## axi4_dut
module axi4_dut 
   (
    input wire ACLK,
    input wire ARESETn,
    input wire [4-1:0] MEM_AWID,
    input wire [32-1:0] MEM_AWADDR,
    input wire [8-1:0] MEM_AWLEN,
    input wire [3-1:0] MEM_AWSIZE,
    input wire [2-1:0] MEM_AWBURST,
    input wire [1-1:0] MEM_AWLOCK,
    input wire [4-1:0] MEM_AWCACHE,
    input wire [3-1:0] MEM_AWPROT,
    input wire [4-1:0] MEM_AWQOS,
    input wire MEM_AWVALID,
    output wire MEM_AWREADY,
    input wire [32-1:0] MEM_WDATA,
    input wire [(32/8)-1:0] MEM_WSTRB,
    input wire MEM_WLAST,
    input wire MEM_WVALID,
    output wire MEM_WREADY,
    output wire [4-1:0] MEM_BID,
    output wire [2-1:0] MEM_BRESP,
    output wire MEM_BVALID,
    input wire MEM_BREADY,
    input wire [4-1:0] MEM_ARID,
    input wire [32-1:0] MEM_ARADDR,
    input wire [8-1:0] MEM_ARLEN,
    input wire [3-1:0] MEM_ARSIZE,
    input wire [2-1:0] MEM_ARBURST,
    input wire [1-1:0] MEM_ARLOCK,
    input wire [4-1:0] MEM_ARCACHE,
    input wire [3-1:0] MEM_ARPROT,
    input wire [4-1:0] MEM_ARQOS,
    input wire MEM_ARVALID,
    output wire MEM_ARREADY,
    output wire [4-1:0] MEM_RID,
    output wire [32-1:0] MEM_RDATA,
    output wire [2-1:0] MEM_RRESP,
    output wire MEM_RLAST,
    output wire MEM_RVALID,
    input wire MEM_RREADY
);
reg [32-1:0] reg_bank [0:32-1];
wire	aw_push;
wire	aw_pop;
wire	w_push;
wire	w_pop;
wire	ar_push;
wire	ar_pop;
wire	r_push;
wire	r_pop;
wire	b_push;
wire	b_pop;
wire	aw_fifo_full;
wire	aw_fifo_empty;
wire	w_fifo_full;
wire	w_fifo_empty;
wire	ar_fifo_full;
  ...
For scale: ~7,200 cells after synthesis, ~220 I/O pins, roughly 130,000 um^2 of cells after synthesis.
==> flow/config.mk <==
export PLATFORM = sky130hd
export DESIGN_NAME = axi4_dut
export DESIGN_NICKNAME = axi4_dut
export VERILOG_FILES = /design/flow/design.v
export SDC_FILE = /design/flow/constraint.sdc
export NUM_CORES = 4
export LEC_CHECK = 0
export CAP_MARGIN = 20
export CORE_MARGIN = 2
export CORE_UTILIZATION = 40
export PLACE_DENSITY = 0.6
export SLEW_MARGIN = 20
==> flow/constraint.sdc <==
create_clock -name core_clock -period 7.93 [get_ports {ACLK}]
set_input_delay 1.5860 -clock core_clock [delete_from_list [all_inputs] [get_ports {ACLK}]]
set_output_delay 1.5860 -clock core_clock [all_outputs]
set_load 0.01 [all_outputs]
run.sh (not shown) runs the stock make flow with config.mk's settings and CLKGATE_MAP_FILE=.
The first run completed without violations.
==> next run, changes <==
- CORE_UTILIZATION: 40 -> 68
- clock period: 7.93 -> 3.94 ns (I/O delays scaled with it)
Outcome: With this change the flow reached the layout checks and failed them: setup timing; wire length grows by 8.0%; final cell count shrinks by 11%; clock-buffer cell count shrinks by 6; utilization grows by 36 points; design area grows by 3.9%; hold slack is about the same; total power grows by 120%.
==> next run, changes <==
- CORE_UTILIZATION: 68 -> 65
- PLACE_DENSITY: 0.6 -> not set
- clock period: 3.94 -> 4.25 ns (I/O delays scaled with it)
The new run completed, yet does not pass: setup timing.
Register-to-register slack is better by 0.20 ns.
Die size is higher by a few percent.
Combinational power is lower by about a fifth.
Setup slack gets better by 0.12 ns.
==> next run, changes <==
- CORE_UTILIZATION: 65 -> 72
- CTS_CLUSTER_DIAMETER: not set -> 28
- CTS_CLUSTER_SIZE: not set -> 15
- MAX_ROUTING_LAYER: not set -> met4
- PLACE_DENSITY_LB_ADDON: not set -> 0.19
- SETUP_SLACK_MARGIN: not set -> 0.51
Outcome: The changed run failed in global routing (5_1_grt), error ODB-0269; die size goes down by roughly a tenth; synthesized cell count does not change; area after synthesis stays the same.
==> next run, changes <==
- CTS_CLUSTER_DIAMETER: 28 -> not set
- CTS_CLUSTER_SIZE: 15 -> not set
- MAX_ROUTING_LAYER: met4 -> not set
- PLACE_DENSITY_LB_ADDON: 0.19 -> not set
- SETUP_SLACK_MARGIN: 0.51 -> -0.25
- clock period: 4.25 -> 3.8 ns (I/O delays scaled with it)
Now the flow finished with setup timing left.
Synthesized cell count stays the same.
Die area does not change.
Area after synthesis is unchanged.
==> next run, changes <==
- CTS_CLUSTER_DIAMETER: not set -> 28
- SETUP_SLACK_MARGIN: -0.25 -> 0.51
- clock period: 3.8 -> 4.25 ns (I/O delays scaled with it)
With this change the flow finished but fails on capacitance limit, slew limit, setup timing; worst hold slack is better by 0.092 ns; power goes up by a few percent; synthesized area stays the same; combinational power goes down by roughly a tenth.

* * *

== P ==
Starting RTL as in the previous note.
clock: 7.56 ns
lec_check: 0
abc_area: 1
cap_margin: 20
core_margin: 2
core_utilization: 64
place_density: 0.6
slew_margin: 20
tns_end_percent: 10
Changes in Q relative to P:
- CTS_CLUSTER_DIAMETER newly set to 348
- CORE_UTILIZATION changed from 64 to 72
- TNS_END_PERCENT removed (was 10)
- the clock period (ns, I/O delays scaled along) changed from 7.56 to 3.94
==> results <==
Although Q finished all stages, its layout failed final checks on negative hold slack, negative setup slack. Against P, chip area in Q fell by more than 10%. The higher depth of the worst register-to-register path came out of Q. NOTE number of clock buffers inserted by TritonCTS P->Q decreased by a few percent. Q vs P — total leakage power climbed by a few percent. Sort P and Q by final non-filler cell area desc -> top: Q. Comparing P and Q, the lower sequential cell fraction of total power was measured on Q. Count of buffering cells on the critical path with inverters included: P and Q compared, higher one is Q. [Q vs P] clock buffer instance count of the final layout: lower in Q.
The inputs of R differ from those of Q as listed below.
- ABC_AREA removed (was 1)
- PLACE_DENSITY removed (was 0.6)
- SETUP_SLACK_MARGIN newly set to 1.0
- CORE_UTILIZATION changed from 72 to 70
- CTS_CLUSTER_DIAMETER removed (was 348)
- the clock period (ns, I/O delays scaled along) changed from 3.94 to 4.15
--- outcome ---
R ran in full, but the layout does not pass; the checks complain about negative setup slack. R against Q: sequential cell count comparable, arrival time at the worst endpoint now larger. Looking at average cell area after synthesis, R sits 72% above Q. R vs. Q: growth of design area from synthesis to finish went up by 3.9 points. Re detailed-routing wirelength on met1: Q and R aren't equal, and the lower value belongs to R. Looking only at multi-input logic cell count, and setting everything else aside, the higher value of Q and R goes to Q. Compared with Q, R shows clock-buffer cell count that has gone down by a few percent.
Changes in S relative to R:
- CORE_UTILIZATION now 40, was 70
- SETUP_SLACK_MARGIN no longer set, was 1.0
- PLACE_DENSITY now 0.6, previously not set
- the clock period (ns, I/O delays scaled along) now 10.0, was 4.15
[summary]
Summary of S over R: overall power of the completed layout went down by 62%; sequential power went down by 59%; total die size went up by about 70%; global-route wire length before repair went down by about 5%; placed instance area went down by 1.4%.
Total detailed-routing wirelength went down by a little under 10% going from R to S.
Delta (S minus R): combinational power now sits lower, final worst setup slack now larger.
Across R and S, a clean result was obtained everywhere but in R.
R finished all stages; however, its layout fails the closing checks, the failures being negative setup slack.

* * *

run 1:
axi4_dut again, from the RTL that the note above started with.
clock: 4.25 ns
lec_check: 0
cap_margin: 20
core_margin: 2
core_utilization: 72
cts_cluster_diameter: 28
cts_cluster_size: 15
max_routing_layer: met4
place_density: 0.38
setup_slack_margin: 1.05
slew_margin: 20
Status(run 1) = ERROR, stage = clock tree synthesis (4_1_cts)
Changes in run 2 relative to run 1:
diff --git a/flow/config.mk b/flow/config.mk
--- a/flow/config.mk
+++ b/flow/config.mk
@@ -12,4 +12,3 @@
-export CTS_CLUSTER_SIZE = 15
-export MAX_ROUTING_LAYER = met4
-export PLACE_DENSITY = 0.38
-export SETUP_SLACK_MARGIN = 1.05
+export CTS_CLUSTER_SIZE = 13
+export PLACE_DENSITY_LB_ADDON = 0.19
+export SETUP_SLACK_MARGIN = 1.1
==> results <==
- Run 2 terminated abnormally: global routing (5_1_grt) reported GRT-0232.
- [compare] base=run 1 new=run 2: portion of netlist area occupied by mux cells ~0 delta; cell count after placement +51; number of rows created at floorplan ~0 delta.
- Run 2 -> run 1: Yosys chip area delta 0, exact match
- Reported for run 1 and run 2, count of library flops with an enable pin turned out identical to the last digit.
Here is what was changed in the inputs of run 3 compared with run 2.
diff --git a/flow/config.mk b/flow/config.mk
--- a/flow/config.mk
+++ b/flow/config.mk
@@ -10,5 +10,2 @@
-export CORE_UTILIZATION = 72
-export CTS_CLUSTER_DIAMETER = 28
-export CTS_CLUSTER_SIZE = 13
-export PLACE_DENSITY_LB_ADDON = 0.19
-export SETUP_SLACK_MARGIN = 1.1
+export CORE_UTILIZATION = 40
+export PLACE_DENSITY = 0.6
==> flow/constraint.sdc <==
create_clock -name core_clock -period 6.84 [get_ports {ACLK}]
set_input_delay 1.3680 -clock core_clock [delete_from_list [all_inputs] [get_ports {ACLK}]]
set_output_delay 1.3680 -clock core_clock [all_outputs]
set_load 0.01 [all_outputs]
Findings:
Run 3 reached the final stage; the timing, design-rule and antenna checks on its layout passed.
Run 3 ends up with a total of hold buffers inserted after clock tree synthesis that is 1 lower than in run 2.
On placed standard-cell area: run 3 sits below run 2.
Going from run 2 to run 3, count of instances resized after the clock tree is built shrinks by 454.
Die footprint: run 3 > run 2
Run 3 against run 2; number of CTS-inserted buffers is down by more than a quarter.
On post-placement worst setup slack, run 3 does better than run 2.
[run 3] placed wire-length estimate after detailed placement fell 13000 microns relative to run 2
Run 3 vs. run 2: core utilization at floorplan lost 32 points, routability congestion estimate lost about 9%.
Input-level comparison between run 4 and run 3:
diff --git a/flow/config.mk b/flow/config.mk
--- a/flow/config.mk
+++ b/flow/config.mk
@@ -7,0 +8 @@
+export ABC_AREA = 1
@@ -10 +11 @@
-export CORE_UTILIZATION = 40
+export CORE_UTILIZATION = 59
==> flow/constraint.sdc <==
create_clock -name core_clock -period 5.6 [get_ports {ACLK}]
set_input_delay 1.1200 -clock core_clock [delete_from_list [all_inputs] [get_ports {ACLK}]]
set_output_delay 1.1200 -clock core_clock [all_outputs]
set_load 0.01 [all_outputs]
Results
The via count in run 4 is 1.5 times that in run 3.
Going from run 3 to run 4, number of combinational gates with multiple inputs increased by about 160% relative to the old numbers, setup slack lower.
Taking run 3 as the reference, in run 4 wire length increased by 19% relative to the old numbers; worst path required time decreased by 990 ps relative to the old numbers; switching share of total power increased by 8.0 points relative to the old numbers; number of cell rows decreased by 15% relative to the old numbers.
Relative to run 4, the following input files were edited for run 5:
diff --git a/flow/config.mk b/flow/config.mk
--- a/flow/config.mk
+++ b/flow/config.mk
@@ -8 +7,0 @@
-export ABC_AREA = 1
@@ -11 +10,2 @@
-export CORE_UTILIZATION = 59
+export CORE_UTILIZATION = 70
+export CTS_CLUSTER_SIZE = 29
@@ -12,0 +13 @@
+export SETUP_SLACK_MARGIN = 1.36
==> flow/constraint.sdc <==
create_clock -name core_clock -period 5.32 [get_ports {ACLK}]
set_input_delay 1.0640 -clock core_clock [delete_from_list [all_inputs] [get_ports {ACLK}]]
set_output_delay 1.0640 -clock core_clock [all_outputs]
set_load 0.01 [all_outputs]
==> comparison <==
Run 5: clock network contribution to total cell area is 0.43 points lower than what run 4 reported. Compared to run 4, run 5 has sequential area share after synthesis 5.0 points higher. NOTE number of signal-net buffers in the layout run 4->run 5 increased by more than a quarter. simple AND/OR/NAND/NOR gates as the prevailing logic family in the synthesized netlist was reported by run 4, and multiplexers by run 5. Run 4 → run 5: area of the chip went down, relative contribution of combinational cells to total power -2.3 points, netlist area before placement now smaller, utilization increased 17 points, number of logic stages on the critical path including buffering has increased.
#### Input delta (run 6 over run 5)
diff --git a/flow/config.mk b/flow/config.mk
--- a/flow/config.mk
+++ b/flow/config.mk
@@ -8 +8 @@
-export CAP_MARGIN = 20
+export CAP_MARGIN = 15
@@ -13 +13 @@
-export SETUP_SLACK_MARGIN = 1.36
+export SETUP_SLACK_MARGIN = 1.03
==> flow/constraint.sdc <==
create_clock -name core_clock -period 3.93 [get_ports {ACLK}]
set_input_delay 0.7860 -clock core_clock [delete_from_list [all_inputs] [get_ports {ACLK}]]
set_output_delay 0.7860 -clock core_clock [all_outputs]
set_load 0.01 [all_outputs]
Side by side, number of cells on the critical path turned out higher in run 6 than in run 5.
Run 6 against run 5: smallest setup slack after layout saw a decrease, count of clock-buffer cells in the layout saw an increase.
Run 6 vs run 5, launching element of the worst setup path: ar_fifo.rptr[0] vs r_fifo.rptr[0]
Run 6 vs run 5 — share of power burned in combinational logic rose 3.7 points.
Taking run 5 as the reference, in run 6 wire length of the first global-routing pass rose about 10%, overall routing resource usage rose 4.4 points.
Every stage of run 6 finished as expected; the final checks, on the other hand, flagged setup timing, which means the layout fails.

* * *

== run A ==
Starting RTL as in the previous note.
make LEC_CHECK=0 ABC_AREA=0 CAP_MARGIN=20 CORE_ASPECT_RATIO=0.98 CORE_MARGIN=2 CORE_UTILIZATION=72 CTS_CLUSTER_SIZE=37 GPL_ROUTABILITY_DRIVEN=0 GPL_TIMING_DRIVEN=1 HOLD_SLACK_MARGIN=-0.07 MIN_ROUTING_LAYER=met1 PLACE_DENSITY=0.71 SETUP_SLACK_MARGIN=-0.19 SLEW_MARGIN=20 TNS_END_PERCENT=35 finish   # period 3.91 ns
Run A had finished all stages when the layout checks came back failing, citing setup timing.
Setup changes, run A to run B
Settings: CORE_UTILIZATION now 67, was 72; TNS_END_PERCENT no longer set, was 35; SETUP_SLACK_MARGIN no longer set, was -0.19; ABC_AREA no longer set, was 0; MIN_ROUTING_LAYER no longer set, was met1; CORE_ASPECT_RATIO no longer set, was 0.98; HOLD_SLACK_MARGIN no longer set, was -0.07; PLACE_DENSITY no longer set, was 0.71; GPL_ROUTABILITY_DRIVEN no longer set, was 0; GPL_TIMING_DRIVEN no longer set, was 1; CTS_CLUSTER_SIZE no longer set, was 37; the clock period (ns, I/O delays scaled along) now 6.75, was 3.91.
Notes after the runs:
- Run B: PASS, flow complete, no timing, DRC or antenna violations
- The run showing the smaller number of tap cells added at floorplan is run A.
- The setup slack after layout in run B was higher than what run A gave.
- Layout-stage area growth over the synthesis result, run A and run B, higher one = run A.
- Cells: run B has fewer instances than run A
- Reported for run A and run B, count of flip-flops with a built-in enable after synthesis turned out identical to the last digit.
- Max worst slack at placement across run A and run B: run B
- Wire length in run B is about 17% below run A.
- Sort run A and run B by portion of the clock cycle consumed by the worst path in the final layout, descending, and run A comes first.
- Run B vs run A — sequential power dropped about 40%.
- As of run B, largest net degree at the start of global routing had risen by a few percent compared to run A.
- Compared to run A, run B has design area about 4.7% lower.
Here is what was changed in the inputs of run C compared with run B.
Settings: ABC_AREA: unset -> 1; CORE_UTILIZATION: 67 -> 65; PLACE_DENSITY: unset -> 0.6; the clock period (ns, I/O delays scaled along): 6.75 -> 11.5.
--- outcome ---
- Run C against run B; static leakage is up by more than 10%.
- In run C, largest net degree at the start of global routing is lower than in run B.
- Combinational family with the most area after synthesis = simple AND/OR/NAND/NOR gates: run C; combinational family with the most area after synthesis = multiplexers: run B
- Looking at total routed wirelength, run C sits 70000 um above run B.
- The largest fanout of any net on the critical path in run C is 1.8 times that in run B.
- Relative to run B, the total power of the final layout measured on run C has decreased by more than a quarter.
- Cell count in the Yosys report sits higher in run C than in run B.
Modified inputs, run D compared to run C
Settings: a deleted ABC_AREA that had been 1; a change of CORE_UTILIZATION from 65 to 51; a change of the clock period (ns, I/O delays scaled along) from 11.5 to 6.84.
Notes after the runs:
Run C → run D: critical path depth went down 4; tally of non-filler cells in the final layout went down; total vias in the final route went down 35200; final design utilization went down. Looking at first-pass iteration count of the detailed router, run D sits 2 lower than run C does.

* * *

axi4_dut again, from the RTL that the note above started with.
make LEC_CHECK=0 ABC_AREA=0 CAP_MARGIN=20 CORE_ASPECT_RATIO=0.98 CORE_MARGIN=2 CORE_UTILIZATION=72 CTS_CLUSTER_SIZE=99 GPL_ROUTABILITY_DRIVEN=0 GPL_TIMING_DRIVEN=1 HOLD_SLACK_MARGIN=0.29 MIN_ROUTING_LAYER=met1 PLACE_DENSITY=0.35 SETUP_SLACK_MARGIN=1.12 SLEW_MARGIN=20 TNS_END_PERCENT=35 finish   # period 3.91 ns
The baseline completed and failed the layout checks on negative setup slack.
Then changed:
--- a/flow/config.mk
+++ b/flow/config.mk
@@ -13 +13 @@
-export CTS_CLUSTER_SIZE = 99
+export CTS_CLUSTER_SIZE = 37
@@ -16 +16 @@
-export HOLD_SLACK_MARGIN = 0.29
+export HOLD_SLACK_MARGIN = -0.07
@@ -18 +18 @@
-export PLACE_DENSITY = 0.35
+export PLACE_DENSITY_LB_ADDON = 0.0
The new run completed and failed the layout checks on negative setup slack.
Wire length shrinks by 9.2%.
Total power fell by 4.5%.
Clock power goes up by about 1%.
Area after synthesis stays the same.
Global-route usage shrinks by 2.6 points.
Via count falls by 5.7%.
Core utilization falls by 2.0 points.
Combinational power came out lower by 11%.
Clock skew went down by 3.8 ps.
Maximum frequency rises by 5.5%.
Worst setup slack improves by 220 ps.
Then changed:
--- a/flow/config.mk
+++ b/flow/config.mk
@@ -10 +10 @@
-export CORE_ASPECT_RATIO = 0.98
+export CORE_ASPECT_RATIO = 0.52
@@ -12 +12 @@
-export CORE_UTILIZATION = 72
+export CORE_UTILIZATION = 65
@@ -14 +14 @@
-export GPL_ROUTABILITY_DRIVEN = 0
+export GPL_ROUTABILITY_DRIVEN = 1
@@ -16,0 +17 @@
+export MAX_ROUTING_LAYER = met4
@@ -18,2 +19 @@
-export PLACE_DENSITY_LB_ADDON = 0.0
-export SETUP_SLACK_MARGIN = 1.12
+export SETUP_SLACK_MARGIN = 0.64
==> flow/constraint.sdc (replaced) <==
create_clock -name core_clock -period 4.63 [get_ports {ACLK}]
set_input_delay 0.9260 -clock core_clock [delete_from_list [all_inputs] [get_ports {ACLK}]]
set_output_delay 0.9260 -clock core_clock [all_outputs]
set_load 0.01 [all_outputs]
The changed run finished clean.
Worst setup slack is better by 680 ps.
Clock skew went down by 21 ps.
Global-route usage drops by 5.8 points.
Power is lower by 20%.
Critical path depth fell by 2.
Cell area came out lower by 1.9%.
Routed wire length fell by 7.9%.
Register-to-register slack improves by 680 ps.
Then changed:
==> flow/config.mk (replaced) <==
export PLATFORM = sky130hd
export DESIGN_NAME = axi4_dut
export DESIGN_NICKNAME = axi4_dut
export VERILOG_FILES = /design/flow/design.v
export SDC_FILE = /design/flow/constraint.sdc
export NUM_CORES = 4
export LEC_CHECK = 0
export CAP_MARGIN = 20
export CORE_MARGIN = 2
export CORE_UTILIZATION = 40
export MAX_ROUTING_LAYER = met4
export PLACE_DENSITY_LB_ADDON = 0.16
export SETUP_SLACK_MARGIN = 1.39
export SLEW_MARGIN = 20
==> flow/constraint.sdc (replaced) <==
create_clock -name core_clock -period 10.0 [get_ports {ACLK}]
set_input_delay 2.0000 -clock core_clock [delete_from_list [all_inputs] [get_ports {ACLK}]]
set_output_delay 2.0000 -clock core_clock [all_outputs]
set_load 0.01 [all_outputs]
The changed run ran to the end with no violations.
Worst hold slack is better by 450 ps.
Cell count rises by 14%.
Critical path depth falls by 2.
Synthesized area is unchanged.
Register-to-register slack is better by 2900 ps.
Design area falls by 1.0%.
Clock skew is about the same.
Setup slack is better by 2900 ps.
Routed wire length falls by 2.5%.
Die area rises by 62%.
Utilization falls by 30 points.
Then changed:
--- a/flow/config.mk
+++ b/flow/config.mk
@@ -7,0 +8 @@
+export ABC_AREA = 1
@@ -8,0 +10,2 @@
+export CELL_PAD_IN_SITES_DETAIL_PLACEMENT = 1
+export CELL_PAD_IN_SITES_GLOBAL_PLACEMENT = 2
@@ -10,4 +13,4 @@
-export CORE_UTILIZATION = 40
-export MAX_ROUTING_LAYER = met4
-export PLACE_DENSITY_LB_ADDON = 0.16
-export SETUP_SLACK_MARGIN = 1.39
+export CORE_UTILIZATION = 36
+export GPL_TIMING_DRIVEN = 0
+export PLACE_DENSITY = 0.6
+export SETUP_SLACK_MARGIN = 0.85
@@ -14,0 +18 @@
+export TNS_END_PERCENT = 15
=> First-iteration DRC count grows by 70%. Register-to-register slack is worse by 1800 ps. Power grows by 29%. Utilization shrinks by 3.6 points.
Then changed:
--- a/flow/config.mk
+++ b/flow/config.mk
@@ -9 +9 @@
-export CAP_MARGIN = 20
+export CAP_MARGIN = 15
@@ -13,2 +13,4 @@
-export CORE_UTILIZATION = 36
-export GPL_TIMING_DRIVEN = 0
+export CORE_UTILIZATION = 69
+export CTS_CLUSTER_SIZE = 97
+export GPL_TIMING_DRIVEN = 1
+export HOLD_SLACK_MARGIN = 0.03
@@ -18 +20 @@
-export TNS_END_PERCENT = 15
+export TNS_END_PERCENT = 25
==> flow/constraint.sdc (replaced) <==
create_clock -name core_clock -period 6.54 [get_ports {ACLK}]
set_input_delay 1.3080 -clock core_clock [delete_from_list [all_inputs] [get_ports {ACLK}]]
set_output_delay 1.3080 -clock core_clock [all_outputs]
set_load 0.01 [all_outputs]
What happened: Now the flow stopped in global placement without I/O; synthesized area is unchanged; synthesized cell count stays the same; die area falls by 48%.
Power is estimated from default activity; no workload was simulated.
